File: flow/design.v
module USER_PRJ1 #( parameter pADDR_WIDTH   = 12,
                   parameter pDATA_WIDTH   = 32
                 )
(
  output wire                        awready,
  output wire                        arready,
  output wire                        wready,
  output wire                        rvalid,
  output wire  [(pDATA_WIDTH-1) : 0] rdata,
  input  wire                        awvalid,
  input  wire                [11: 0] awaddr,
  input  wire                        arvalid,
  input  wire                [11: 0] araddr,
  input  wire                        wvalid,
  input  wire  [(pDATA_WIDTH-1) : 0] wdata,
  input  wire                        rready,
  input  wire                        ss_tvalid,
  input  wire  [(pDATA_WIDTH-1) : 0] ss_tdata,
  input  wire                        sm_tready,
  output wire                        ss_tready,
  output wire                        sm_tvalid,
  output wire  [(pDATA_WIDTH-1) : 0] sm_tdata,
  input  wire                        axi_clk,
  input  wire                        axi_reset_n
);
wire [3:0]  tap_WE;
wire        tap_EN;
wire [11:0] tap_A;
wire [31:0] tap_Di, tap_Do;
bram11 tap_ram(
    .clk(axi_clk),
    .we(|tap_WE),
    .re(tap_EN),
    .waddr(tap_A),
    .raddr(tap_A),
    .wdi(tap_Di),
    .rdo(tap_Do)
);
wire [3:0]  data_WE;
wire        data_EN;
wire [11:0] data_A;
wire [31:0] data_Di, data_Do;
bram11 data_ram(
    .clk(axi_clk),
    .we(|data_WE),
    .re(data_EN),
    .waddr(data_A),
    .raddr(data_A),
    .wdi(data_Di),
    .rdo(data_Do)
);
fir inst_fir(
    .awready(awready),
    .wready(wready),
    .awvalid(awvalid),
    .awaddr(awaddr),
    .wvalid(wvalid),
    .wdata(wdata),
    .arready(arready),
    .rready(rready),
    .arvalid(arvalid),
    .araddr(araddr),
    .rvalid(rvalid),
    .rdata(rdata),    
    .ss_tvalid(ss_tvalid), 
    .ss_tdata(ss_tdata), 
    .ss_tlast(1'b0),
    .ss_tready(ss_tready), 
    .sm_tready(sm_tready), 
    .sm_tvalid(sm_tvalid), 
    .sm_tdata(sm_tdata), 
    .tap_WE(tap_WE),
    .tap_EN(tap_EN),
    .tap_Di(tap_Di),
    .tap_A(tap_A),
    .tap_Do(tap_Do),
    .data_WE(data_WE),
    .data_EN(data_EN),
    .data_Di(data_Di),
    .data_A(data_A),
    .data_Do(data_Do),
    .axis_clk(axi_clk),
    .axis_rst_n(axi_reset_n)
);
endmodule  
module fir 
#(  parameter pADDR_WIDTH = 12,
    parameter pDATA_WIDTH = 32,
    parameter Tape_Num    = 10  
)
(
    output  wire                     awready,  
    output  wire                      wready,   
    input   wire                     awvalid,  
    input   wire [(pADDR_WIDTH-1):0] awaddr,   
    input   wire                     wvalid,  
    input   wire [(pDATA_WIDTH-1):0] wdata,   
    output  wire                     arready,  
    input   wire                     rready,  
    input   wire                     arvalid,  
    input   wire [(pADDR_WIDTH-1):0] araddr,  
    output  reg                      rvalid,  
    output  reg  [(pDATA_WIDTH-1):0] rdata,   
    input   wire                     ss_tvalid,  
    input   wire [(pDATA_WIDTH-1):0] ss_tdata,  
    input   wire                     ss_tlast,  
    output  reg                      ss_tready,  
    input   wire                     sm_tready,  
    output  reg                      sm_tvalid,  
    output  reg  [(pDATA_WIDTH-1):0] sm_tdata,  
    output  reg                      sm_tlast,  
    output  reg  [3:0]               tap_WE,
    output  wire                     tap_EN,
    output  reg  [(pDATA_WIDTH-1):0] tap_Di,
    output  wire   [(pADDR_WIDTH-1):0] tap_A,
    input   wire [(pDATA_WIDTH-1):0] tap_Do,
    output  reg  [3:0]               data_WE,
    output  wire                     data_EN,
    output  reg  [(pDATA_WIDTH-1):0] data_Di,
    output  wire [(pADDR_WIDTH-1):0] data_A,
    input   wire [(pDATA_WIDTH-1):0] data_Do,
    input   wire                     axis_clk,
    input   wire                     axis_rst_n
);
localparam S_RESET_RAM = 0;
localparam S_COMPUTE = 1;
localparam S_READY = 2;
localparam S_DONE = 3;
localparam S_FIN = 4;
localparam S_WAIT_START = 5;
reg ap_done_w, ap_done_r;
reg ap_idle_w, ap_idle_r;
reg ap_start_w, ap_start_r;
reg rvalid_w;
reg [(pDATA_WIDTH-1):0] rdata_w;
reg read_axil_wait_w, read_axil_wait_r;
reg tap_A_read, tap_A_write;
reg [(pDATA_WIDTH-1):0] data_len_w,data_len_r;
wire [31:0] addr_map_0_data;
reg [3:0] data_A_byte;
reg [3:0] state_w, state_r;
reg [3:0] data_addr_cnt_w, data_addr_cnt_r;
reg [3:0] data_addr_base_w, data_addr_base_r;
reg [(pDATA_WIDTH-1):0] res_w,res_r;
reg last_one_w, last_one_r;
wire [31:0] mac_result;
assign addr_map_0_data = {{29{1'b0}},ap_idle_r,ap_done_r,ap_start_r};
assign tap_EN = 1'b1;
assign data_EN = 1'b1;
assign tap_A =  tap_A_write ? awaddr-64 : 
                tap_A_read ? araddr-64 : data_addr_cnt_r;
assign wready = awvalid && wvalid;
assign awready = awvalid && wvalid;
assign data_A = data_A_byte;
assign arready = 1;
assign mac_result = $signed(res_r) + $signed($signed(data_Do) * $signed(tap_Do));
always @(*) begin
    state_w = state_r;
    case (state_r)
        S_RESET_RAM:begin
            if(data_addr_cnt_r == Tape_Num)begin
                state_w = S_WAIT_START;
            end
        end
        S_WAIT_START:begin
            if(ap_start_r)begin
                state_w = S_READY;
            end
        end
        S_READY:begin
            if(ss_tvalid)begin
                state_w = S_COMPUTE;
            end
        end
        S_COMPUTE:begin
            if(data_addr_cnt_r == Tape_Num+1)begin
                state_w = S_DONE;
            end
        end
        S_DONE:begin
            if(sm_tready)begin
                if(last_one_r) 
                    state_w = S_FIN;
                else
                    state_w = S_READY;
            end
        end
    endcase
end
always @(*) begin
    data_addr_cnt_w = data_addr_cnt_r;
    data_WE = 4'b0000;
    data_Di = 0;
    data_A_byte = 0;
    ap_done_w = ap_done_r;
    ap_idle_w = ap_idle_r;
    data_addr_base_w = data_addr_base_r;
    last_one_w = last_one_r;
    ss_tready = 0;
    sm_tvalid = 0;
    sm_tdata = 0;
    res_w = res_r;
    case (state_r)
        S_RESET_RAM:begin
            data_WE = 4'b1111;
            data_Di = 0;
            data_A_byte = data_addr_cnt_r;
            if (data_addr_cnt_r == Tape_Num)begin
                data_addr_cnt_w = data_addr_cnt_r;
                ap_idle_w = 0;
            end
            else begin
                data_addr_cnt_w = data_addr_cnt_r + 1;
            end
        end
        S_WAIT_START:begin
            data_addr_cnt_w = 0;
        end
        S_READY:begin
            ss_tready = 1;
            res_w = 0;
            if(ss_tvalid)begin
                data_Di = ss_tdata;
                data_WE = 4'b1111;
                data_A_byte = data_addr_base_r;
            end
        end
        S_COMPUTE:begin
            res_w = (data_addr_cnt_r == 0) ? res_r : mac_result;
            data_A_byte = (data_addr_base_r + data_addr_cnt_r > Tape_Num) ? 
                        data_addr_base_r + data_addr_cnt_r - Tape_Num - 1 : 
                        data_addr_base_r + data_addr_cnt_r;
            if(data_addr_cnt_r == Tape_Num+1)begin
                data_addr_cnt_w = 0;
                if(data_addr_base_r == 0)begin
                    data_addr_base_w = Tape_Num;
                end
                else begin
                    data_addr_base_w = data_addr_base_r - 1;
                end
                if(ss_tlast)begin
                    ap_done_w = 1;
                    ap_idle_w = 1;
                end
            end
            else begin
                data_addr_cnt_w = data_addr_cnt_r + 1;
            end
        end
        S_DONE:begin
            sm_tvalid = 1;
            sm_tdata = res_r;
            if(sm_tready)begin
                res_w = 0;
                last_one_w = ss_tlast;
            end
        end
        S_FIN:begin
        end
    endcase
end
always @(*) begin
    tap_A_write = 0;
    tap_Di = 0;
    tap_WE = 0;
    ap_start_w = 0;
    data_len_w = data_len_r;
    if(awvalid && wvalid)begin
        if(awaddr >= 64)begin
            tap_A_write = 1;
            tap_Di = wdata;
            tap_WE = 4'b1111;
        end
        else begin
            if (awaddr == 0)begin
                ap_start_w = 1;
            end
            else begin  
                data_len_w = wdata;
            end
        end
    end
end
always @(*) begin
    rvalid_w = 0;
    rdata_w = 0;
    read_axil_wait_w = 0;
    tap_A_read = 0;
    if(arvalid)begin
        if(araddr == 0)begin
            rdata_w = addr_map_0_data;
            rvalid_w = 1;
        end
        else begin
            if(read_axil_wait_r == 0) begin
                read_axil_wait_w = 1;
                tap_A_read = 1;
            end
            else begin
                rdata_w = tap_Do;
                rvalid_w = 1;
            end
        end
    end
end
always @(posedge axis_clk or negedge axis_rst_n) begin
    if(!axis_rst_n) begin
        ap_done_r <= 1'b0;
        ap_idle_r <= 1'b1;  
        ap_start_r <= 1'b0;
        rdata <= 0;
        rvalid <= 0;
        read_axil_wait_r <= 0;
        data_len_r <= 0;
        data_addr_cnt_r <= 0;
        state_r <= S_RESET_RAM;
        data_addr_base_r <= Tape_Num;
        res_r <= 0;
        last_one_r <= 0;
    end 
    else begin
        ap_done_r <= ap_done_w;
        ap_idle_r <= ap_idle_w;
        ap_start_r <= ap_start_w;
        rdata <= rdata_w;
        rvalid <= rvalid_w;
        read_axil_wait_r <= read_axil_wait_w;
        data_len_r <= data_len_w;
        data_addr_cnt_r <= data_addr_cnt_w;
        state_r <= state_w;
        data_addr_base_r <= data_addr_base_w;
        res_r <= res_w;
        last_one_r <= last_one_w;
    end
end
endmodule
module bram11 (clk, we, re, waddr, raddr, wdi, rdo);
    parameter ADDR_WIDTH = 12;
    parameter SIZE = 11;
    parameter BIT_WIDTH = 32;
    input                          clk;
    input                          we, re;
    input [ADDR_WIDTH-1:0]         waddr, raddr;
    input [BIT_WIDTH-1:0]          wdi;
    output reg [BIT_WIDTH-1:0]     rdo;
    reg [BIT_WIDTH-1:0] RAM [SIZE-1:0];
    wire [BIT_WIDTH-1:0] ram0 = RAM[0];
    wire [BIT_WIDTH-1:0] ram1 = RAM[1];
    wire [BIT_WIDTH-1:0] ram2 = RAM[2];
    wire [BIT_WIDTH-1:0] ram3 = RAM[3];
    wire [BIT_WIDTH-1:0] ram4 = RAM[4];
    wire [BIT_WIDTH-1:0] ram5 = RAM[5];
    wire [BIT_WIDTH-1:0] ram6 = RAM[6];
    wire [BIT_WIDTH-1:0] ram7 = RAM[7];
    wire [BIT_WIDTH-1:0] ram8 = RAM[8];
    wire [BIT_WIDTH-1:0] ram9 = RAM[9];
    wire [BIT_WIDTH-1:0] ram10 = RAM[10];
    always @(posedge clk)begin
        if(re) rdo <= RAM[raddr];
    end
    always @(posedge clk)begin
        if(we) RAM[waddr] <= wdi;
    end
endmodule
File: flow/run.sh
#!/bin/bash
# the make line also repeats each setting of config.mk as NAME=value (left out here)
make -C /OpenROAD-flow-scripts/flow DESIGN_CONFIG=/design/flow/config.mk WORK_HOME=/design/flow/orfs CLKGATE_MAP_FILE= finish
File: flow/config.mk
export PLATFORM = sky130hd
export DESIGN_NAME = USER_PRJ1
export DESIGN_NICKNAME = USER_PRJ1
export VERILOG_FILES = /design/flow/design.v
export SDC_FILE = /design/flow/constraint.sdc
export NUM_CORES = 4
export LEC_CHECK = 0
export CAP_MARGIN = 20
export CORE_MARGIN = 2
export CORE_UTILIZATION = 58
export SLEW_MARGIN = 20
File: flow/constraint.sdc
create_clock -name core_clock -period 4.77 [get_ports {axi_clk}]
set_input_delay 0.9540 -clock core_clock [delete_from_list [all_inputs] [get_ports {axi_clk}]]
set_output_delay 0.9540 -clock core_clock [all_outputs]
set_load 0.01 [all_outputs]
==> impl_metrics.env, run 1 <==
# physical design summary
export IMPL_final_cell_count_no_fill=5677
export IMPL_design_portCount=166
export IMPL_layout_worst_path_cycle_share_pct=151
export IMPL_number_of_enable_flip_flop_cells=704
export IMPL_gr_total_overflow=0
export IMPL_yosysMostFrequentCell="sky130_fd_sc_hd__edfxtp_1"
export IMPL_post_synth_main_area_contributors="sky130_fd_sc_hd__edfxtp_1 43%, sky130_fd_sc_hd__fa_1 18%, sky130_fd_sc_hd__and2_1 4.8%"
export IMPL_layout_failed_checks="setup timing"
export IMPL_synthTopCellsByCount="704 x sky130_fd_sc_hd__edfxtp_1, 602 x sky130_fd_sc_hd__nand2_1, 535 x sky130_fd_sc_hd__inv_1, 439 x sky130_fd_sc_hd__fa_1, 384 x sky130_fd_sc_hd__and2_1"
export IMPL_max_clock_path_buffers=3
export IMPL_maxCapViolations=0
export IMPL_worst_path_most_repeated_cell="sky130_fd_sc_hd__fa_1"
export IMPL_post_synth_regs=849
export IMPL_clock_insertion_delay_worst_skew_ns=0.68
export IMPL_dominantRegCellSynth="sky130_fd_sc_hd__edfxtp_1"
export IMPL_die_x_um=296
export IMPL_final_setup_skew_ns=0.0331
export IMPL_slowest_delay_ns=0.61
export IMPL_slew_limit_headroom_pct=47.2
export IMPL_tritoncts="yes"
export IMPL_post_synth_top_area_cell="sky130_fd_sc_hd__edfxtp_1"
export IMPL_final_antenna_net_count=0
export IMPL_worst_path_stages=29
export IMPL_cp_arrival_ns=7.73
export IMPL_synth_logic_top_family="adder cells"
export IMPL_yosysChipArea_um2=49600
export IMPL_timing_hold_ws_ns=0.348
export IMPL_timing_reg2reg_worst_path_depth=29
export IMPL_yosysUniqueCellTypes=62
export IMPL_cts_hold_buffers=0
export IMPL_groute_usage_overall_pct=30.1
export IMPL_muxShareOfSynthArea_pct=5.01
export IMPL_regToRegStartpoint="tap_ram.rdo[2]$_DFF_P_"
export IMPL_worstHoldPathType="in -> async"
export IMPL_path_max_fanout=7
export IMPL_route_detailed_vias_per_inst=5.48
export IMPL_drt_iter0_markers=2169
export IMPL_synth_compound_gate_area_share_pct=4.33
export IMPL_finalHoldViolations=0
export IMPL_floorplan_nets=4742
export IMPL_fp_row_count=107
export IMPL_fp_dieH_um=296
export IMPL_finalMaxSlewViolations=0
export IMPL_synth_cells_yosys=4046
export IMPL_placement_io_buffers=163
export IMPL_wl_mm=128
export IMPL_fa_ha_area_share_pct=21.8
export IMPL_yosys_area_top_type_share_pct=42.6
export IMPL_cts_max_level=3
export IMPL_start_kind="flip-flop"
export IMPL_clock_sinks=849
export IMPL_critPathKind="reg -> reg"
export IMPL_drt_first_pass_iters=5
export IMPL_fin_tns_setup_ns=-43.81
export IMPL_flow_area_growth_from_synthesis_pct=19.9
export IMPL_tritoncts_num_buffers=88
export IMPL_gp_congestion=0.900
export IMPL_critical_path_n_buffers_inverters=9
export IMPL_worst_setup_hold_path_clk_slew_ns=0.07
export IMPL_clockRootBuffer="sky130_fd_sc_hd__clkbuf_16"
export IMPL_timing_critical_path_to="inst_fir.res_r[31]$_DFFE_PN0P_"
export IMPL_maximum_number_of_pins_on_one_net_before_global_route_repair=83
export IMPL_critical_path_slowest_cell="sky130_fd_sc_hd__fa_1"
export IMPL_design_area_um2=59500
export IMPL_grt_first_pass_wirelength_mm=194
export IMPL_ys_warn_count=2
export IMPL_floorplanUtilization_pct=58.4
export IMPL_synthesis_area_per_instance_um2=12.3
export IMPL_antenna_found_initial=10
export IMPL_placedCellCount=5452
export IMPL_timing_worst_slew_pin_value_ns=0.791
export IMPL_synth_cells=4046
export IMPL_ys_seq_share_pct=49.3
export IMPL_post_route_utilization_pct=70.0
export IMPL_chip_area_um2=87900
export IMPL_route_detailed_wl_per_inst_um=22.5
export IMPL_netlist_area_um2=49600
export IMPL_rsz0062_at_grt="yes"
export IMPL_timing_final_setup_violations=25
export IMPL_outcome="finished with violations"
export IMPL_openroad_warnings=35
export IMPL_cp_data_required_time_ns=5.30
export IMPL_worstSetupEndpointType="flip-flop"
export IMPL_worst_slack_ns=-2.42
export IMPL_clock_fmax_mhz=139
export IMPL_post_synth_simple_gate_area_pct=12.1
export IMPL_grt_pass1_vias=32000
export IMPL_asyncSetResetFlopFracSynth_pct=9.54
export IMPL_place_area_um2=55300
export IMPL_period_needed_ns=7.19
export IMPL_core_area_um2=85000
export IMPL_cpLargestDelayFamily="adder cells"
export IMPL_cp_startpoint="tap_ram.rdo[2]$_DFF_P_"
export IMPL_setup_reg_to_reg_worst_slack_ns=-2.42
export IMPL_drc_errors=0
export IMPL_regToRegEndpoint="inst_fir.res_r[31]$_DFFE_PN0P_"
export IMPL_place_hpwl_mm=85.4
export IMPL_yosys_area_share_xor_xnor_pct=1.62
export IMPL_total_via_count_after_detailed_routing=31100
export IMPL_nNetsFinal=5150
[timing repair]
item	in CTS	in global routing
gates resized	97	117
cloned	1	1
buffers inserted	35	26
pin swaps	74	88
endpoints found under the setup margin	26	25
endpoints found under the hold margin	0	0
[through the flow]
| step | setup WS, ns |
|---|---|
| 2_1_floorplan | -1.94 |
| 3_3_place_gp | -2.40 |
| 3_5_place_dp | -2.51 |
| 4_1_cts | -2.27 |
| 5_1_grt | -2.57 |
| 6_report | -2.42 |
[metal layers]
metal / global-route usage [%] / share of wire (%) / vias to the layer above
met5: 0 / 0.010 / -
met4: 12.1 / 3.9 / 2
met3: 4.62 / 5.9 / 202
met2: 49.7 / 49 / 914
met1: 40.4 / 41 / 15800
li1: - / - / 14200
[cell type report]
cell class	instances	area [um^2]
antenna	3	7.51
clock buffer	116	2370
clock inverter	50	464
fill	6080	25500
inverter	536	2020
multi-input combinational	2441	23500
sequential	849	24500
tap	1144	1430
timing repair buffer	538	5230
==> run 2: changes to the inputs <==
ABC_AREA = 1   (was not set)
CAP_MARGIN = 5   (was 20)
CELL_PAD_IN_SITES_DETAIL_PLACEMENT = 1   (was not set)
CELL_PAD_IN_SITES_GLOBAL_PLACEMENT = 0   (was not set)
CORE_MARGIN = 9   (was 2)
CORE_UTILIZATION = 30   (was 58)
CTS_CLUSTER_DIAMETER = 82   (was not set)
CTS_CLUSTER_SIZE = 20   (was not set)
GPL_ROUTABILITY_DRIVEN = 1   (was not set)
GPL_TIMING_DRIVEN = 0   (was not set)
MAX_ROUTING_LAYER = met5   (was not set)
MIN_ROUTING_LAYER = met2   (was not set)
PLACE_DENSITY_LB_ADDON = 0.15   (was not set)
SETUP_SLACK_MARGIN = 1.47   (was not set)
SLEW_MARGIN = 15   (was 20)
TNS_END_PERCENT = 10   (was not set)
clock period = 6.28 ns   (was 4.77 ns; I/O delays follow)
==> run 2 against run 1 <==
Net effect: still fails the layout checks on setup timing; synthesized area is 5.2% higher; synthesized cell count rose by 38%; worst hold slack better by 0.078 ns; cell count up 46%; cell area increased by 6.1%; sequential cell count is the same; sequential share of layout area shrank 2.3 points; utilization down 33 points; critical path type unchanged.
==> impl_metrics.env, run 2 <==
# physical design summary
export IMPL_regToRegEndpoint="inst_fir.res_r[30]$_DFFE_PN0P_"
export IMPL_floorplanUtilization_pct=30.3
export IMPL_gr_total_overflow=0
export IMPL_final_setup_skew_ns=0.0990
export IMPL_wl_mm=196
export IMPL_gp_congestion=0.896
export IMPL_timing_hold_ws_ns=0.426
export IMPL_total_via_count_after_detailed_routing=53000
export IMPL_start_kind="flip-flop"
export IMPL_worst_setup_hold_path_clk_slew_ns=0.08
export IMPL_synth_cells=5574
export IMPL_post_synth_top_area_cell="sky130_fd_sc_hd__edfxtp_1"
export IMPL_muxShareOfSynthArea_pct=0
export IMPL_fp_dieH_um=435
export IMPL_critical_path_slowest_cell="sky130_fd_sc_hd__fa_1"
export IMPL_fa_ha_area_share_pct=20.7
export IMPL_post_synth_regs=849
export IMPL_worst_path_most_repeated_cell="sky130_fd_sc_hd__fa_1"
export IMPL_timing_final_setup_violations=14
export IMPL_worstHoldPathType="in -> async"
export IMPL_path_max_fanout=10
export IMPL_timing_critical_path_to="inst_fir.res_r[30]$_DFFE_PN0P_"
export IMPL_placement_io_buffers=163
export IMPL_finalHoldViolations=0
export IMPL_grt_first_pass_wirelength_mm=285
export IMPL_critical_path_n_buffers_inverters=6
export IMPL_cts_max_level=2
export IMPL_slowest_delay_ns=0.63
export IMPL_clock_fmax_mhz=137
export IMPL_place_hpwl_mm=141
export IMPL_drt_first_pass_iters=7
export IMPL_layout_failed_checks="setup timing"
export IMPL_die_x_um=435
export IMPL_worst_slack_ns=-0.997
export IMPL_worstPathCellList="clkbuf_4 -> nand2_1 -> inv_1 -> fa_1 -> fa_1 -> inv_1 -> fa_1 -> inv_1 -> fa_1 -> fa_1 -> fa_1 -> fa_1 -> inv_1 -> fa_1 -> inv_1 -> ha_4 -> nand2_2 -> nor3_4 -> nor3b_4 -> nand4_1 -> nand2_2 -> a21oi_2 -> o21ai_2 -> o21ai_1"
export IMPL_number_of_enable_flip_flop_cells=704
export IMPL_timing_reg2reg_worst_path_depth=24
export IMPL_fin_tns_setup_ns=-7.27
export IMPL_asyncSetResetFlopFracSynth_pct=9.54
export IMPL_worstSetupEndpointType="flip-flop"
export IMPL_clockRootBuffer="sky130_fd_sc_hd__clkbuf_16"
export IMPL_synthesis_area_per_instance_um2=9.36
export IMPL_critPathKind="reg -> reg"
export IMPL_ys_seq_share_pct=46.8
export IMPL_timing_worst_slew_pin_value_ns=1.22
export IMPL_route_detailed_wl_per_inst_um=23.5
export IMPL_placedCellCount=8094
export IMPL_rsz0062_at_grt="yes"
export IMPL_nNetsFinal=6632
export IMPL_openroad_warnings=34
export IMPL_core_area_um2=172000
export IMPL_antenna_found_initial=0
export IMPL_worst_path_stages=24
export IMPL_synth_logic_top_family="adder cells"
export IMPL_yosys_area_top_type_share_pct=40.5
export IMPL_cpLargestDelayFamily="adder cells"
export IMPL_yosysMostFrequentCell="sky130_fd_sc_hd__nand2_1"
export IMPL_ys_warn_count=2
export IMPL_clock_sinks=849
export IMPL_post_route_utilization_pct=36.6
export IMPL_floorplan_nets=6270
export IMPL_dominantRegCellSynth="sky130_fd_sc_hd__edfxtp_1"
export IMPL_max_clock_path_buffers=3
export IMPL_maxCapViolations=0
export IMPL_design_portCount=166
export IMPL_fp_row_count=152
export IMPL_route_detailed_vias_per_inst=6.38
export IMPL_slew_limit_headroom_pct=18.3
export IMPL_final_antenna_net_count=0
export IMPL_synthTopCellsByCount="1902 x sky130_fd_sc_hd__nand2_1, 1055 x sky130_fd_sc_hd__inv_1, 704 x sky130_fd_sc_hd__edfxtp_1, 476 x sky130_fd_sc_hd__nand3_1, 439 x sky130_fd_sc_hd__fa_1"
export IMPL_outcome="finished with violations"
export IMPL_synth_compound_gate_area_share_pct=1.67
export IMPL_finalMaxSlewViolations=0
export IMPL_drt_iter0_markers=8742
export IMPL_tritoncts_num_buffers=58
export IMPL_layout_worst_path_cycle_share_pct=116
export IMPL_tritoncts="yes"
export IMPL_clock_insertion_delay_worst_skew_ns=0.76
export IMPL_synth_cells_yosys=5574
export IMPL_yosysUniqueCellTypes=51
export IMPL_flow_area_growth_from_synthesis_pct=20.9
export IMPL_post_synth_main_area_contributors="sky130_fd_sc_hd__edfxtp_1 41%, sky130_fd_sc_hd__fa_1 17%, sky130_fd_sc_hd__nand2_1 14%"
export IMPL_regToRegStartpoint="data_ram.rdo[18]$_DFF_P_"
export IMPL_setup_reg_to_reg_worst_slack_ns=-1.0
export IMPL_cp_data_required_time_ns=6.83
export IMPL_groute_usage_overall_pct=30.1
export IMPL_netlist_area_um2=52200
export IMPL_maximum_number_of_pins_on_one_net_before_global_route_repair=66
export IMPL_post_synth_simple_gate_area_pct=20.3
export IMPL_period_needed_ns=7.28
export IMPL_grt_pass1_vias=61000
export IMPL_drc_errors=0
export IMPL_cp_arrival_ns=7.82
export IMPL_cts_hold_buffers=0
export IMPL_final_cell_count_no_fill=8310
export IMPL_yosys_area_share_xor_xnor_pct=0.482
export IMPL_chip_area_um2=189000
export IMPL_cp_startpoint="data_ram.rdo[18]$_DFF_P_"
export IMPL_yosysChipArea_um2=52200
==> run 2: area by class of cell <==
| cell class | instances | area [um^2] |
|---|---|---|
| Fill cell | 19600 | 109000 |
| Antenna cell | 14 | 35.0 |
| Inverter | 1062 | 3990 |
| Multi-Input combinational cell | 3393 | 23900 |
| Clock inverter | 26 | 332 |
| Sequential cell | 849 | 24500 |
| Buffer | 270 | 2580 |
| Timing Repair Buffer | 302 | 3210 |
| Clock buffer | 84 | 1600 |
| Tap cell | 2310 | 2890 |
==> run 2: metrics by stage <==
stage	worst slack (ns)	area, um^2
global route	-1.08	63100
finish	-0.997	63100
detailed placement	-1.65	58400
CTS	-0.613	62100
floorplan	0.242	53000
global placement	-3.43	57500
==> run 2: layer usage <==
metal	wire [um]	global-route usage, %	vias up
li1	-	-	17900
met1	0	-	18800
met2	98700	36.2	14900
met3	79400	40.6	1369
met4	15700	4.89	60
met5	1770	9.50	-
==> run 2: timing repair <==
action	4_1_cts	5_1_grt
gates cloned	1	1
endpoints found under the setup margin	195	369
pin swaps	61	95
resized	313	163
setup buffers	51	37
==> run 3: changes to the inputs <==
CAP_MARGIN = 20   (was 5)
CELL_PAD_IN_SITES_DETAIL_PLACEMENT = 0   (was 1)
CORE_MARGIN = 2   (was 9)
CORE_UTILIZATION = 72   (was 30)
CTS_CLUSTER_DIAMETER = not set   (was 82)
CTS_CLUSTER_SIZE = 42   (was 20)
GPL_ROUTABILITY_DRIVEN = 0   (was 1)
GPL_TIMING_DRIVEN = not set   (was 0)
MIN_ROUTING_LAYER = met1   (was met2)
PLACE_DENSITY_LB_ADDON = 0.12   (was 0.15)
SETUP_SLACK_MARGIN = 0.18   (was 1.47)
SLEW_MARGIN = 20   (was 15)
TNS_END_PERCENT = 80   (was 10)
clock period = 4.8 ns   (was 6.28 ns; I/O delays follow)
==> run 3 against run 2 <==
Net effect: the layout still fails its checks (setup timing); clock-buffer cell count is 37 higher; sequential share of layout area increased by 0.59 points; clock skew is 0.059 ns lower; die area is 61% lower; synthesized area unchanged; via count fell by 19%; largest cell class unchanged.
==> impl_metrics.env, run 3 <==
# physical design summary
export IMPL_outcome="finished with violations"
export IMPL_layout_failed_checks="setup timing"
export IMPL_clock_fmax_mhz=136
export IMPL_chip_area_um2=74700
export IMPL_flow_area_growth_from_synthesis_pct=19.0
export IMPL_yosys_area_share_xor_xnor_pct=0.482
export IMPL_antenna_found_initial=16
export IMPL_place_hpwl_mm=94.6
export IMPL_route_detailed_vias_per_inst=6.11
export IMPL_post_synth_main_area_contributors="sky130_fd_sc_hd__edfxtp_1 41%, sky130_fd_sc_hd__fa_1 17%, sky130_fd_sc_hd__nand2_1 14%"
export IMPL_layout_worst_path_cycle_share_pct=153
export IMPL_wl_mm=161
export IMPL_yosysChipArea_um2=52200
export IMPL_route_detailed_wl_per_inst_um=23.1
export IMPL_critical_path_slowest_cell="sky130_fd_sc_hd__nor4_4"
export IMPL_placedCellCount=6753
export IMPL_period_needed_ns=7.33
export IMPL_synth_compound_gate_area_share_pct=1.67
export IMPL_slowest_delay_ns=0.81
export IMPL_cp_arrival_ns=7.85
export IMPL_asyncSetResetFlopFracSynth_pct=9.54
export IMPL_fp_dieH_um=273
export IMPL_critPathKind="reg -> reg"
export IMPL_post_synth_simple_gate_area_pct=20.3
export IMPL_maxCapViolations=0
export IMPL_yosysUniqueCellTypes=51
export IMPL_yosysMostFrequentCell="sky130_fd_sc_hd__nand2_1"
export IMPL_worstHoldPathType="in -> async"
export IMPL_final_antenna_net_count=0
export IMPL_clock_sinks=849
export IMPL_core_area_um2=71600
export IMPL_drt_first_pass_iters=10
export IMPL_design_portCount=166
export IMPL_placement_io_buffers=163
export IMPL_worst_path_stages=24
export IMPL_synth_logic_top_family="adder cells"
export IMPL_cpLargestDelayFamily="adder cells"
export IMPL_critical_path_n_buffers_inverters=7
export IMPL_synthesis_area_per_instance_um2=9.36
export IMPL_cp_startpoint="tap_ram.rdo[3]$_DFF_P_"
export IMPL_clockRootBuffer="sky130_fd_sc_hd__clkbuf_16"
export IMPL_start_kind="flip-flop"
export IMPL_muxShareOfSynthArea_pct=0
export IMPL_cts_hold_buffers=0
export IMPL_worst_slack_ns=-2.53
export IMPL_grt_first_pass_wirelength_mm=227
export IMPL_drt_iter0_markers=6644
export IMPL_final_cell_count_no_fill=6998
export IMPL_openroad_warnings=37
export IMPL_groute_usage_overall_pct=40.0
export IMPL_post_synth_top_area_cell="sky130_fd_sc_hd__edfxtp_1"
export IMPL_fp_row_count=98
export IMPL_ys_warn_count=2
export IMPL_number_of_enable_flip_flop_cells=704
export IMPL_timing_reg2reg_worst_path_depth=24
export IMPL_gr_total_overflow=0
export IMPL_finalMaxSlewViolations=0
export IMPL_floorplanUtilization_pct=72.9
export IMPL_timing_critical_path_to="inst_fir.res_r[29]$_DFFE_PN0P_"
export IMPL_maximum_number_of_pins_on_one_net_before_global_route_repair=156
export IMPL_cts_max_level=3
export IMPL_total_via_count_after_detailed_routing=42800
export IMPL_place_area_um2=57600
export IMPL_timing_hold_ws_ns=0.404
export IMPL_cp_data_required_time_ns=5.32
export IMPL_netlist_area_um2=52200
export IMPL_synthTopCellsByCount="1902 x sky130_fd_sc_hd__nand2_1, 1055 x sky130_fd_sc_hd__inv_1, 704 x sky130_fd_sc_hd__edfxtp_1, 476 x sky130_fd_sc_hd__nand3_1, 439 x sky130_fd_sc_hd__fa_1"
export IMPL_finalHoldViolations=0
export IMPL_floorplan_nets=6270
export IMPL_worst_path_most_repeated_cell="sky130_fd_sc_hd__fa_1"
export IMPL_die_x_um=273
export IMPL_drc_errors=0
export IMPL_path_max_fanout=10
export IMPL_regToRegEndpoint="inst_fir.res_r[29]$_DFFE_PN0P_"
export IMPL_max_clock_path_buffers=3
export IMPL_setup_reg_to_reg_worst_slack_ns=-2.53
export IMPL_tritoncts="yes"
export IMPL_slew_limit_headroom_pct=12.2
export IMPL_nNetsFinal=6666
export IMPL_ys_seq_share_pct=46.8
export IMPL_fa_ha_area_share_pct=20.7
export IMPL_dominantRegCellSynth="sky130_fd_sc_hd__edfxtp_1"
export IMPL_final_setup_skew_ns=0.0403
export IMPL_clock_insertion_delay_worst_skew_ns=0.68
export IMPL_tritoncts_num_buffers=87
export IMPL_post_synth_regs=849
export IMPL_yosys_area_top_type_share_pct=40.5
export IMPL_design_area_um2=62100
export IMPL_regToRegStartpoint="tap_ram.rdo[3]$_DFF_P_"
export IMPL_post_route_utilization_pct=86.8
export IMPL_worstPathCellList="buf_12 -> nand2_1 -> inv_1 -> fa_1 -> inv_1 -> fa_1 -> fa_1 -> fa_1 -> inv_1 -> fa_1 -> fa_1 -> fa_1 -> inv_1 -> fa_1 -> inv_2 -> ha_4 -> nand2_4 -> buf_4 -> nor4_4 -> nand3_1 -> nand3_2 -> a21oi_1 -> o21ai_2 -> o21ai_1"
export IMPL_timing_final_setup_violations=24
export IMPL_rsz0062_at_grt="yes"
export IMPL_synth_cells=5574
export IMPL_synth_cells_yosys=5574
export IMPL_worst_setup_hold_path_clk_slew_ns=0.07
export IMPL_timing_worst_slew_pin_value_ns=1.31
export IMPL_worstSetupEndpointType="flip-flop"
export IMPL_grt_pass1_vias=42200
run 3: repair_timing:
action,CTS,global route
gates cloned,1,2
pin swaps,93,85
endpoints found under the setup margin,26,26
resized,173,123
setup buffers,34,40
run 3: final cells by class:
| cell class | instances | area (um^2) |
|---|---|---|
| sequential | 849 | 24500 |
| multi-input combinational | 3393 | 23900 |
| fill | 3338 | 9490 |
| timing repair buffer | 577 | 5660 |
| inverter | 1062 | 3990 |
| clock buffer | 121 | 2400 |
| tap | 950 | 1190 |
| clock inverter | 40 | 477 |
| antenna | 6 | 15.0 |
run 3: metrics by stage:
step / setup slack [ns] / setup TNS (ns)
2_1_floorplan: -1.24 / -20.03
3_3_place_gp: -1.62 / -30.28
3_5_place_dp: -1.92 / -35.03
4_1_cts: -1.65 / -29.89
5_1_grt: -2.83 / -45.59
6_report: -2.53 / -41.98
run 3: routing by layer:
metal,vias up,wire [um],GRT usage [%],part of all wire [%]
li1,18000,-,-,-
met2,3508,73300,64.2,45
met3,1096,23300,9.67,14
met1,20200,51600,49.6,32
met4,17,13000,24.0,8.1
met5,-,158,0,0.098
==> run 4: changes to the inputs <==
CELL_PAD_IN_SITES_DETAIL_PLACEMENT = not set   (was 0)
CELL_PAD_IN_SITES_GLOBAL_PLACEMENT = not set   (was 0)
CORE_UTILIZATION = 62   (was 72)
CTS_CLUSTER_SIZE = 99   (was 42)
GPL_ROUTABILITY_DRIVEN = not set   (was 0)
MAX_ROUTING_LAYER = not set   (was met5)
MIN_ROUTING_LAYER = not set   (was met1)
PLACE_DENSITY = 0.39   (was not set)
PLACE_DENSITY_LB_ADDON = not set   (was 0.12)
SETUP_SLACK_MARGIN = not set   (was 0.18)
TNS_END_PERCENT = 10   (was 80)
clock period = 5.78 ns   (was 4.8 ns; I/O delays follow)
==> run 4 against run 3 <==
Net effect: still fails the layout checks on setup timing; utilization shrank 14 points; sequential cell count unchanged; setup slack improved by 1.9 ns; synthesized area unchanged; fmax is 14% higher; first-iteration DRC count decreased by 52%; cell count rose by 0.50%; global-route usage is 7.4 points lower; critical path type unchanged.
==> impl_metrics.env, run 4 <==
# physical design summary
export IMPL_cp_startpoint="data_ram.rdo[12]$_DFF_P_"
export IMPL_floorplanUtilization_pct=62.5
export IMPL_pre_cts_slack_ns=-0.968
export IMPL_flow_area_growth_from_synthesis_pct=15.9
export IMPL_start_kind="flip-flop"
export IMPL_synth_compound_gate_area_share_pct=1.67
export IMPL_worstHoldPathType="reg -> reg"
export IMPL_maxCapViolations=0
export IMPL_netlist_area_um2=52200
export IMPL_number_of_enable_flip_flop_cells=704
export IMPL_timing_reg2reg_worst_path_depth=27
export IMPL_floorplan_nets=6270
export IMPL_yosys_area_share_xor_xnor_pct=0.482
export IMPL_worst_path_most_repeated_cell="sky130_fd_sc_hd__fa_1"
export IMPL_chip_area_um2=86500
export IMPL_timing_worst_slew_pin_value_ns=1.11
export IMPL_regToRegEndpoint="inst_fir.res_r[27]$_DFFE_PN0P_"
export IMPL_slew_limit_headroom_pct=26.1
export IMPL_final_antenna_net_count=0
export IMPL_antenna_found_initial=8
export IMPL_fa_ha_area_share_pct=20.7
export IMPL_timing_final_setup_violations=19
export IMPL_max_clock_path_buffers=3
export IMPL_route_detailed_vias_per_inst=5.44
export IMPL_drc_errors=0
export IMPL_post_synth_top_area_cell="sky130_fd_sc_hd__edfxtp_1"
export IMPL_fp_dieH_um=294
export IMPL_muxShareOfSynthArea_pct=0
export IMPL_yosysMostFrequentCell="sky130_fd_sc_hd__nand2_1"
export IMPL_synthesis_area_per_instance_um2=9.36
export IMPL_fp_row_count=106
export IMPL_core_area_um2=83600
export IMPL_cp_arrival_ns=6.93
export IMPL_yosysChipArea_um2=52200
export IMPL_die_x_um=294
export IMPL_layout_failed_checks="setup timing"
export IMPL_clock_insertion_delay_worst_skew_ns=0.67
export IMPL_worst_path_stages=27
export IMPL_clock_fmax_mhz=156
export IMPL_finalMaxSlewViolations=0
export IMPL_hold_path_depth=2
export IMPL_hp_start="inst_fir.ap_idle_r$_DFFE_PN1P_"
export IMPL_hold_path_endpoint="inst_fir.ap_idle_r$_DFFE_PN1P_"
export IMPL_rsz0062_at_grt="yes"
export IMPL_synth_cells=5574
export IMPL_clock_sinks=849
export IMPL_synthTopCellsByCount="1902 x sky130_fd_sc_hd__nand2_1, 1055 x sky130_fd_sc_hd__inv_1, 704 x sky130_fd_sc_hd__edfxtp_1, 476 x sky130_fd_sc_hd__nand3_1, 439 x sky130_fd_sc_hd__fa_1"
export IMPL_worstSetupEndpointType="flip-flop"
export IMPL_yosysUniqueCellTypes=51
export IMPL_dominantRegCellSynth="sky130_fd_sc_hd__edfxtp_1"
export IMPL_design_portCount=166
export IMPL_drt_first_pass_iters=5
export IMPL_grt_first_pass_wirelength_mm=214
export IMPL_synth_logic_top_family="adder cells"
export IMPL_gp_congestion=0.903
export IMPL_maximum_number_of_pins_on_one_net_before_global_route_repair=139
export IMPL_cp_data_required_time_ns=6.30
export IMPL_groute_usage_overall_pct=32.5
export IMPL_layout_filler_cells=6253
export IMPL_timing_critical_path_to="inst_fir.res_r[27]$_DFFE_PN0P_"
export IMPL_slowest_delay_ns=0.56
export IMPL_critical_path_slowest_cell="sky130_fd_sc_hd__fa_1"
export IMPL_openroad_warnings=41
export IMPL_finalHoldViolations=0
export IMPL_asyncSetResetFlopFracSynth_pct=9.54
export IMPL_critPathKind="reg -> reg"
export IMPL_post_synth_main_area_contributors="sky130_fd_sc_hd__edfxtp_1 41%, sky130_fd_sc_hd__fa_1 17%, sky130_fd_sc_hd__nand2_1 14%"
export IMPL_drt_iter0_markers=3199
export IMPL_critical_path_n_buffers_inverters=6
export IMPL_synth_cells_yosys=5574
export IMPL_path_max_fanout=5
export IMPL_period_needed_ns=6.41
export IMPL_yosys_area_top_type_share_pct=40.5
export IMPL_cts_max_level=3
export IMPL_ys_seq_share_pct=46.8
export IMPL_wl_mm=137
export IMPL_gr_total_overflow=0
export IMPL_final_setup_skew_ns=0.0369
export IMPL_outcome="finished with violations"
export IMPL_cts_hold_buffers=0
export IMPL_worst_setup_hold_path_clk_slew_ns=0.06
export IMPL_total_via_count_after_detailed_routing=38300
export IMPL_placement_io_buffers=163
export IMPL_route_detailed_wl_per_inst_um=19.5
export IMPL_nNetsFinal=6572
export IMPL_tritoncts="yes"
export IMPL_clockRootBuffer="sky130_fd_sc_hd__clkbuf_16"
export IMPL_post_synth_simple_gate_area_pct=20.3
export IMPL_worst_slack_ns=-0.631
export IMPL_tritoncts_num_buffers=90
export IMPL_setup_reg_to_reg_worst_slack_ns=-0.63
export IMPL_ys_warn_count=2
export IMPL_cpLargestDelayFamily="adder cells"
export IMPL_post_synth_regs=849
export IMPL_place_hpwl_mm=91.7
export IMPL_layout_worst_path_cycle_share_pct=111
export IMPL_regToRegStartpoint="data_ram.rdo[12]$_DFF_P_"
export IMPL_grt_pass1_vias=38000
-- run 4: through the flow --
step	instance area, um^2	hold slack [ns]	util (%)	TNS [ns]	std cells
floorplan	52700	0.431	-	-2.18	5574
global placement	57300	0.458	68.6	-12.68	6857
detailed placement	57300	0.463	68.6	-14.11	6857
CTS	60300	0.473	72.1	-8.61	7028
global route	60500	0.496	72.4	-13.20	7032
finish	60500	0.468	72.4	-8.09	7033
-- run 4: metal layers --
layer | global-route usage [%] | wire length (um) | up-vias
met3 | 4.55 | 10200 | 282
met5 | 0 | 30 | -
met2 | 54.3 | 67100 | 1510
met1 | 43.7 | 54600 | 18700
li1 | - | - | 17800
met4 | 12.3 | 5090 | 4
-- run 4: what timing repair did --
item / CTS / global route
gates resized: 33 / 49
buffers inserted: 3 / 4
pin swaps: 5 / 9
endpoints found under the setup margin: 22 / 23
-- run 4: final cells by class --
type	instances	area [um^2]	area share [%]
clock buffers	115	2370	3.91
clock inverters	53	454	0.751
inverters	1062	3990	6.60
diodes	1	2.50	0.00414
flip-flops and latches	849	24500	40.5
multi-input cells	3393	23200	38.3
repair buffers	480	4670	7.72
well taps	1080	1350	2.23
==> run 5: changes to the inputs <==
ABC_AREA = not set   (was 1)
CORE_UTILIZATION = 72   (was 62)
CTS_CLUSTER_SIZE = 44   (was 99)
PLACE_DENSITY = not set   (was 0.39)
TNS_END_PERCENT = not set   (was 10)
clock period = 6.72 ns   (was 5.78 ns; I/O delays follow)
==> run 5 against run 4 <==
Net effect: the layout still fails its checks (setup timing); via count down 14%; largest cell class unchanged; sequential cell count unchanged; synthesized cell count down 27%.
==> impl_metrics.env, run 5 <==
# physical design summary
export IMPL_total_via_count_after_detailed_routing=32900
export IMPL_placement_io_buffers=163
export IMPL_drc_errors=0
export IMPL_clock_insertion_delay_worst_skew_ns=0.68
export IMPL_route_detailed_vias_per_inst=6.20
export IMPL_muxShareOfSynthArea_pct=5.01
export IMPL_synthesis_area_per_instance_um2=12.3
export IMPL_fp_dieH_um=267
export IMPL_finalHoldViolations=0
export IMPL_final_setup_skew_ns=0.0538
export IMPL_ys_seq_share_pct=49.3
export IMPL_fa_ha_area_share_pct=21.8
export IMPL_synth_cells_yosys=4046
export IMPL_synthTopCellsByCount="704 x sky130_fd_sc_hd__edfxtp_1, 602 x sky130_fd_sc_hd__nand2_1, 535 x sky130_fd_sc_hd__inv_1, 439 x sky130_fd_sc_hd__fa_1, 384 x sky130_fd_sc_hd__and2_1"
export IMPL_fp_row_count=96
export IMPL_hp_start="inst_fir.ap_idle_r$_DFFE_PN1P_"
export IMPL_worstHoldPathType="reg -> reg"
export IMPL_flow_area_growth_from_synthesis_pct=16.1
export IMPL_synth_logic_top_family="adder cells"
export IMPL_layout_failed_checks="setup timing"
export IMPL_timing_worst_slew_pin_value_ns=1.17
export IMPL_rsz0062_at_grt="yes"
export IMPL_cts_max_level=3
export IMPL_timing_critical_path_to="inst_fir.res_r[31]$_DFFE_PN0P_"
export IMPL_post_synth_main_area_contributors="sky130_fd_sc_hd__edfxtp_1 43%, sky130_fd_sc_hd__fa_1 18%, sky130_fd_sc_hd__and2_1 4.8%"
export IMPL_yosysMostFrequentCell="sky130_fd_sc_hd__edfxtp_1"
export IMPL_start_kind="flip-flop"
export IMPL_synth_compound_gate_area_share_pct=4.33
export IMPL_final_cell_count_no_fill=5299
export IMPL_openroad_warnings=41
export IMPL_wl_mm=129
export IMPL_period_needed_ns=7.12
export IMPL_maximum_number_of_pins_on_one_net_before_global_route_repair=195
export IMPL_placedCellCount=5110
export IMPL_place_hpwl_mm=84.3
export IMPL_design_portCount=166
export IMPL_worst_path_stages=27
export IMPL_dominantRegCellSynth="sky130_fd_sc_hd__edfxtp_1"
export IMPL_post_synth_top_area_cell="sky130_fd_sc_hd__edfxtp_1"
export IMPL_netlist_area_um2=49600
export IMPL_yosysUniqueCellTypes=62
export IMPL_number_of_enable_flip_flop_cells=704
export IMPL_yosys_area_top_type_share_pct=42.6
export IMPL_outcome="finished with violations"
export IMPL_cpLargestDelayFamily="adder cells"
export IMPL_hold_path_depth=1
export IMPL_regToRegEndpoint="inst_fir.res_r[31]$_DFFE_PN0P_"
export IMPL_slew_limit_headroom_pct=21.9
export IMPL_worst_path_most_repeated_cell="sky130_fd_sc_hd__fa_1"
export IMPL_tritoncts="yes"
export IMPL_grt_pass1_vias=35300
export IMPL_clockRootBuffer="sky130_fd_sc_hd__clkbuf_16"
export IMPL_worst_setup_hold_path_clk_slew_ns=0.06
export IMPL_ys_warn_count=2
export IMPL_hold_path_endpoint="inst_fir.ap_idle_r$_DFFE_PN1P_"
export IMPL_timing_hold_ws_ns=0.496
export IMPL_cp_arrival_ns=7.68
export IMPL_critical_path_n_buffers_inverters=7
export IMPL_path_max_fanout=3
export IMPL_regToRegStartpoint="data_ram.rdo[10]$_DFF_P_"
export IMPL_post_route_utilization_pct=84.2
export IMPL_floorplanUtilization_pct=72.5
export IMPL_gr_total_overflow=0
export IMPL_drt_first_pass_iters=6
export IMPL_route_detailed_wl_per_inst_um=24.4
export IMPL_synth_cells=4046
export IMPL_post_synth_simple_gate_area_pct=12.1
export IMPL_antenna_found_initial=5
export IMPL_nNetsFinal=5042
export IMPL_layout_worst_path_cycle_share_pct=106
export IMPL_cts_hold_buffers=0
export IMPL_die_x_um=267
export IMPL_drt_iter0_markers=3312
export IMPL_clock_fmax_mhz=140
export IMPL_core_area_um2=68500
export IMPL_post_synth_regs=849
export IMPL_chip_area_um2=71000
export IMPL_max_clock_path_buffers=3
export IMPL_groute_usage_overall_pct=37.6
export IMPL_worst_slack_ns=-0.402
export IMPL_gp_congestion=0.942
export IMPL_tritoncts_num_buffers=86
export IMPL_critical_path_slowest_cell="sky130_fd_sc_hd__fa_1"
export IMPL_worstSetupEndpointType="flip-flop"
export IMPL_final_antenna_net_count=0
export IMPL_grt_first_pass_wirelength_mm=198
export IMPL_clock_sinks=849
export IMPL_timing_reg2reg_worst_path_depth=27
export IMPL_critPathKind="reg -> reg"
export IMPL_asyncSetResetFlopFracSynth_pct=9.54
export IMPL_yosys_area_share_xor_xnor_pct=1.62
export IMPL_finalMaxSlewViolations=0
export IMPL_setup_reg_to_reg_worst_slack_ns=-0.40
export IMPL_cp_startpoint="data_ram.rdo[10]$_DFF_P_"
export IMPL_yosysChipArea_um2=49600
export IMPL_floorplan_nets=4742
export IMPL_maxCapViolations=0
export IMPL_timing_final_setup_violations=8
export IMPL_slowest_delay_ns=0.54
export IMPL_cp_data_required_time_ns=7.28
## run 5: what timing repair did
action / CTS / global route
cloned: 2 / 2
buffers inserted: 20 / 8
pin swaps: 68 / 26
endpoints found under the setup margin: 12 / 15
resized: 76 / 63
## run 5: cell type report
cell class / instances / area (um^2)
Fill cell: 3505 / 10800
Timing Repair Buffer: 432 / 4110
Clock inverter: 47 / 523
Tap cell: 882 / 1100
Sequential cell: 849 / 24500
Antenna cell: 1 / 2.50
Multi-Input combinational cell: 2441 / 23000
Clock buffer: 111 / 2370
Inverter: 536 / 2010
## run 5: metrics by stage
step	instance area (um^2)	setup WS (ns)	setup TNS, ns
after floorplan	49800	-0.00554	-0.00554
after global placement	53900	-0.526	-2.59
after detailed placement	53900	-0.637	-3.46
after CTS	57300	-0.361	-1.47
after global routing	57600	-0.704	-3.76
final	57600	-0.402	-1.89
## run 5: layer usage
layer | vias to the layer above | part of all wire (%) | GRT usage (%)
met3 | 381 | 8.1 | 5.69
li1 | 14000 | - | -
met2 | 1787 | 51 | 64.4
met1 | 16700 | 36 | 47.1
met5 | - | 0.010 | 0
met4 | 2 | 5.1 | 19.2
==> run 6: changes to the inputs <==
CORE_UTILIZATION = 59   (was 72)
CTS_CLUSTER_SIZE = not set   (was 44)
clock period = 6.36 ns   (was 6.72 ns; I/O delays follow)
==> run 6 against run 5 <==
Net effect: the layout still fails its checks (setup timing); cell count increased by 5.1%; via count fell by 5.0%; critical endpoint unchanged; clock skew fell by 0.014 ns; largest cell class unchanged; cell area rose by 2.8%; sequential cell count did not move; worst hold slack worse by 0.0048 ns; setup slack lost 0.40 ns; synthesized area unchanged.
==> impl_metrics.env, run 6 <==
# physical design summary
export IMPL_post_synth_main_area_contributors="sky130_fd_sc_hd__edfxtp_1 43%, sky130_fd_sc_hd__fa_1 18%, sky130_fd_sc_hd__and2_1 4.8%"
export IMPL_rsz0062_at_grt="yes"
export IMPL_synthesis_area_per_instance_um2=12.3
export IMPL_tritoncts="yes"
export IMPL_cpLargestDelayFamily="adder cells"
export IMPL_post_synth_simple_gate_area_pct=12.1
export IMPL_clock_fmax_mhz=140
export IMPL_critical_path_n_buffers_inverters=6
export IMPL_post_route_utilization_pct=71.0
export IMPL_design_portCount=166
export IMPL_maximum_number_of_pins_on_one_net_before_global_route_repair=135
export IMPL_yosys_area_top_type_share_pct=42.6
export IMPL_regToRegEndpoint="inst_fir.res_r[31]$_DFFE_PN0P_"
export IMPL_drc_errors=0
export IMPL_dominantRegCellSynth="sky130_fd_sc_hd__edfxtp_1"
export IMPL_cp_arrival_ns=7.69
export IMPL_finalMaxSlewViolations=0
export IMPL_final_setup_skew_ns=0.0402
export IMPL_synth_cells_yosys=4046
export IMPL_clock_sinks=849
export IMPL_layout_filler_cells=5903
export IMPL_timing_final_setup_violations=16
export IMPL_layout_failed_checks="setup timing"
export IMPL_grt_use_met2_pct=49.8
export IMPL_maxCapViolations=0
export IMPL_synth_compound_gate_area_share_pct=4.33
export IMPL_global_routing_s_busiest_layer="met2"
export IMPL_wl_mm=124
export IMPL_flow_area_growth_from_synthesis_pct=19.4
export IMPL_floorplanUtilization_pct=59.5
export IMPL_timing_reg2reg_worst_path_depth=26
export IMPL_use_met1_pct=40.4
export IMPL_nNetsFinal=5108
export IMPL_setup_reg_to_reg_worst_slack_ns=-0.80
export IMPL_start_kind="flip-flop"
export IMPL_fa_ha_area_share_pct=21.8
export IMPL_synth_cells=4046
export IMPL_route_detailed_vias_per_inst=5.61
export IMPL_grt_first_pass_wirelength_mm=190
export IMPL_worst_path_most_repeated_cell="sky130_fd_sc_hd__fa_1"
export IMPL_worstHoldPathType="in -> async"
export IMPL_slowest_delay_ns=0.58
export IMPL_synth_logic_top_family="adder cells"
export IMPL_post_synth_regs=849
export IMPL_ys_seq_share_pct=49.3
export IMPL_groute_usage_overall_pct=29.6
export IMPL_muxShareOfSynthArea_pct=5.01
export IMPL_cp_startpoint="data_ram.rdo[9]$_DFF_P_"
export IMPL_max_clock_path_buffers=3
export IMPL_cts_hold_buffers=0
export IMPL_asyncSetResetFlopFracSynth_pct=9.54
export IMPL_die_x_um=294
export IMPL_drt_first_pass_iters=7
export IMPL_chip_area_um2=86400
export IMPL_clockRootBuffer="sky130_fd_sc_hd__clkbuf_16"
export IMPL_ys_warn_count=2
export IMPL_drt_iter0_markers=2193
export IMPL_regToRegStartpoint="data_ram.rdo[9]$_DFF_P_"
export IMPL_netlist_area_um2=49600
export IMPL_path_max_fanout=4
export IMPL_timing_hold_ws_ns=0.491
export IMPL_global_route_met3_usage_pct=3.35
export IMPL_critPathKind="reg -> reg"
export IMPL_core_area_um2=83400
export IMPL_layout_worst_path_cycle_share_pct=113
export IMPL_place_hpwl_mm=83.2
export IMPL_placement_io_buffers=163
export IMPL_yosysUniqueCellTypes=62
export IMPL_cp_data_required_time_ns=6.90
export IMPL_worst_setup_hold_path_clk_slew_ns=0.06
export IMPL_total_via_count_after_detailed_routing=31200
export IMPL_worst_path_stages=26
export IMPL_grt_pass1_vias=31900
export IMPL_fp_dieH_um=294
export IMPL_yosys_area_share_xor_xnor_pct=1.62
export IMPL_timing_worst_slew_pin_value_ns=1.10
export IMPL_clock_insertion_delay_worst_skew_ns=0.66
export IMPL_antenna_found_initial=1
export IMPL_outcome="finished with violations"
export IMPL_critical_path_slowest_cell="sky130_fd_sc_hd__fa_1"
export IMPL_route_detailed_wl_per_inst_um=22.3
export IMPL_floorplan_nets=4742
export IMPL_timing_critical_path_to="inst_fir.res_r[31]$_DFFE_PN0P_"
export IMPL_worstSetupEndpointType="flip-flop"
export IMPL_openroad_warnings=41
export IMPL_slew_limit_headroom_pct=26.9
export IMPL_cts_max_level=3
export IMPL_synthTopCellsByCount="704 x sky130_fd_sc_hd__edfxtp_1, 602 x sky130_fd_sc_hd__nand2_1, 535 x sky130_fd_sc_hd__inv_1, 439 x sky130_fd_sc_hd__fa_1, 384 x sky130_fd_sc_hd__and2_1"
export IMPL_post_synth_top_area_cell="sky130_fd_sc_hd__edfxtp_1"
export IMPL_gp_congestion=0.892
export IMPL_tritoncts_num_buffers=88
export IMPL_final_antenna_net_count=0
export IMPL_period_needed_ns=7.16
export IMPL_ff_latch_area_um2=24500
export IMPL_final_comb_area_um2=23400
export IMPL_finalHoldViolations=0
export IMPL_yosysChipArea_um2=49600
export IMPL_fp_row_count=106
export IMPL_worst_slack_ns=-0.799
export IMPL_number_of_enable_flip_flop_cells=704
export IMPL_yosysMostFrequentCell="sky130_fd_sc_hd__edfxtp_1"
export IMPL_gr_total_overflow=0
==> run 6: per-stage QoR <==
stage	cells	area, um^2	setup slack [ns]	setup TNS (ns)
global route	5568	59300	-1.06	-8.27
floorplan	4046	49800	-0.365	-0.467
CTS	5547	58400	-0.738	-5.74
finish	5569	59300	-0.799	-4.81
detailed placement	5360	54700	-0.999	-8.67
global placement	5360	54700	-0.939	-8.04
==> run 6: area by class of cell <==
type,count,area share [%]
multi-input combinational,2441,39.5
antenna,1,0.00422
timing repair buffer,496,8.17
clock inverter,58,1.08
sequential,849,41.4
tap,1080,2.28
clock buffer,108,4.16
inverter,536,3.40
==> run 6: timing repair <==
action                                  CTS  global route
setup buffers                            20            26
endpoints found under the setup margin   18            18
gates cloned                              4             2
resized                                  85           164
pin swaps                                89           104
==> run 6: layer usage <==
layer,part of all wire [%],up-vias
met5,0,-
met1,42,16000
li1,-,14100
met2,50,874
met4,3.6,0
met3,4.8,193
==> run 7: changes to the inputs <==
CAP_MARGIN = 40   (was 20)
CORE_ASPECT_RATIO = 0.82   (was not set)
CORE_UTILIZATION = 72   (was 59)
CTS_CLUSTER_SIZE = 42   (was not set)
PLACE_DENSITY = 0.67   (was not set)
SETUP_SLACK_MARGIN = -0.16   (was not set)
clock period = 6.29 ns   (was 6.36 ns; I/O delays follow)
==> run 7 against run 6 <==
Net effect: worst hold slack better by 0.0027 ns; sequential share of layout area up 0.96 points; cell area down 2.2%; register-to-register slack worse by 0.30 ns; the layout still fails its checks (setup timing); setup slack worse by 0.30 ns; highest routed layer unchanged; utilization up 14 points; clock skew down 0.011 ns; global-route usage up 7.7 points; synthesized cell count unchanged; critical path type unchanged.
==> impl_metrics.env, run 7 <==
# physical design summary
export IMPL_outcome="finished with violations"
export IMPL_layout_failed_checks="setup timing"
export IMPL_design_portCount=166
export IMPL_critical_path_n_buffers_inverters=6
export IMPL_max_clock_path_buffers=3
export IMPL_final_setup_skew_ns=0.0290
export IMPL_maximum_number_of_pins_on_one_net_before_global_route_repair=135
export IMPL_cp_arrival_ns=7.94
export IMPL_cp_startpoint="tap_ram.rdo[1]$_DFF_P_"
export IMPL_finalMaxSlewViolations=0
export IMPL_synth_cells_yosys=4046
export IMPL_timing_reg2reg_worst_path_depth=26
export IMPL_core_area_um2=68500
export IMPL_cpLargestDelayFamily="adder cells"
export IMPL_gr_total_overflow=0
export IMPL_post_synth_main_area_contributors="sky130_fd_sc_hd__edfxtp_1 43%, sky130_fd_sc_hd__fa_1 18%, sky130_fd_sc_hd__and2_1 4.8%"
export IMPL_floorplan_nets=4742
export IMPL_clock_fmax_mhz=135
export IMPL_placement_io_buffers=163
export IMPL_hold_path_endpoint="inst_fir.ap_idle_r$_DFFE_PN1P_"
export IMPL_worst_slack_ns=-1.10
export IMPL_regToRegStartpoint="tap_ram.rdo[1]$_DFF_P_"
export IMPL_post_synth_simple_gate_area_pct=12.1
export IMPL_use_met1_pct=51.0
export IMPL_synth_compound_gate_area_share_pct=4.33
export IMPL_grt_use_met2_pct=59.5
export IMPL_route_detailed_vias_per_inst=6.17
export IMPL_floorplanUtilization_pct=72.5
export IMPL_worstHoldPathType="reg -> reg"
export IMPL_synthesis_area_per_instance_um2=12.3
export IMPL_chip_area_um2=71000
export IMPL_antenna_found_initial=5
export IMPL_place_hpwl_mm=84.6
export IMPL_rsz0062_at_grt="yes"
export IMPL_timing_critical_path_to="inst_fir.res_r[31]$_DFFE_PN0P_"
export IMPL_drt_first_pass_iters=8
export IMPL_tritoncts_num_buffers=83
export IMPL_grt_first_pass_wirelength_mm=200
export IMPL_fp_dieH_um=242
export IMPL_hp_start="inst_fir.ap_idle_r$_DFFE_PN1P_"
export IMPL_post_synth_top_area_cell="sky130_fd_sc_hd__edfxtp_1"
export IMPL_maxCapViolations=0
export IMPL_timing_worst_slew_pin_value_ns=0.851
export IMPL_nNetsFinal=5073
export IMPL_yosys_area_share_xor_xnor_pct=1.62
export IMPL_path_max_fanout=5
export IMPL_start_kind="flip-flop"
export IMPL_place_area_um2=54100
export IMPL_hold_path_depth=1
export IMPL_tritoncts="yes"
export IMPL_netlist_area_um2=49600
export IMPL_openroad_warnings=37
export IMPL_fin_tns_setup_ns=-9.64
export IMPL_drt_iter0_markers=3392
export IMPL_cts_hold_buffers=0
export IMPL_cp_data_required_time_ns=6.84
export IMPL_fa_ha_area_share_pct=21.8
export IMPL_synth_logic_top_family="adder cells"
export IMPL_global_route_met3_usage_pct=6.83
export IMPL_finalHoldViolations=0
export IMPL_drc_errors=0
export IMPL_synthTopCellsByCount="704 x sky130_fd_sc_hd__edfxtp_1, 602 x sky130_fd_sc_hd__nand2_1, 535 x sky130_fd_sc_hd__inv_1, 439 x sky130_fd_sc_hd__fa_1, 384 x sky130_fd_sc_hd__and2_1"
export IMPL_critical_path_slowest_cell="sky130_fd_sc_hd__fa_1"
export IMPL_synth_cells=4046
export IMPL_total_via_count_after_detailed_routing=32900
export IMPL_worst_path_most_repeated_cell="sky130_fd_sc_hd__fa_1"
export IMPL_worst_path_stages=26
export IMPL_worst_setup_hold_path_clk_slew_ns=0.07
export IMPL_pre_cts_slack_ns=-1.42
export IMPL_ys_warn_count=2
export IMPL_critPathKind="reg -> reg"
export IMPL_clock_sinks=849
export IMPL_groute_usage_overall_pct=37.3
export IMPL_worstSetupEndpointType="flip-flop"
export IMPL_final_antenna_net_count=0
export IMPL_clock_insertion_delay_worst_skew_ns=0.67
export IMPL_slowest_delay_ns=0.58
export IMPL_die_x_um=294
export IMPL_asyncSetResetFlopFracSynth_pct=9.54
export IMPL_yosysChipArea_um2=49600
export IMPL_ys_seq_share_pct=49.3
export IMPL_regToRegEndpoint="inst_fir.res_r[31]$_DFFE_PN0P_"
export IMPL_yosys_area_top_type_share_pct=42.6
export IMPL_slew_limit_headroom_pct=43.2
export IMPL_gp_congestion=0.923
export IMPL_design_area_um2=58000
export IMPL_post_route_utilization_pct=84.7
export IMPL_number_of_enable_flip_flop_cells=704
export IMPL_post_synth_regs=849
export IMPL_wl_mm=129
export IMPL_fp_row_count=87
export IMPL_yosysUniqueCellTypes=62
export IMPL_clockRootBuffer="sky130_fd_sc_hd__clkbuf_16"
export IMPL_period_needed_ns=7.39
export IMPL_layout_worst_path_cycle_share_pct=118
export IMPL_route_detailed_wl_per_inst_um=24.1
export IMPL_global_routing_s_busiest_layer="met2"
export IMPL_yosysMostFrequentCell="sky130_fd_sc_hd__edfxtp_1"
export IMPL_grt_pass1_vias=35400
export IMPL_muxShareOfSynthArea_pct=5.01
export IMPL_dominantRegCellSynth="sky130_fd_sc_hd__edfxtp_1"
export IMPL_flow_area_growth_from_synthesis_pct=16.8
export IMPL_timing_final_setup_violations=18
export IMPL_setup_reg_to_reg_worst_slack_ns=-1.10
export IMPL_cts_max_level=3
==> run 7: layout make-up <==
type                       instances  area (um^2)
sequential                       849        24500
inverter                         536         2010
clock buffer                     125         2340
clock inverter                    29          447
timing repair buffer             466         4370
antenna                            1         2.50
tap                              890         1110
multi-input combinational       2441        23100
fill                            3439        10500
==> run 7: through the flow <==
step | hold slack (ns) | cells
after floorplan | 0.452 | 4046
after global placement | 0.483 | 5142
after detailed placement | 0.483 | 5145
after CTS | 0.495 | 5334
after global routing | 0.508 | 5337
final | 0.493 | 5337
==> run 7: timing repair <==
item | in CTS | in global routing
buffers inserted | 34 | 13
pin swaps | 90 | 65
cloned | 1 | 0
resized | 142 | 61
endpoints found under the setup margin | 18 | 19
==> run 7: per-layer routing <==
metal,up-vias,part of all wire [%]
met3,386,10
met5,-,0
li1,14100,-
met1,16600,37
met2,1898,48
met4,0,4.6
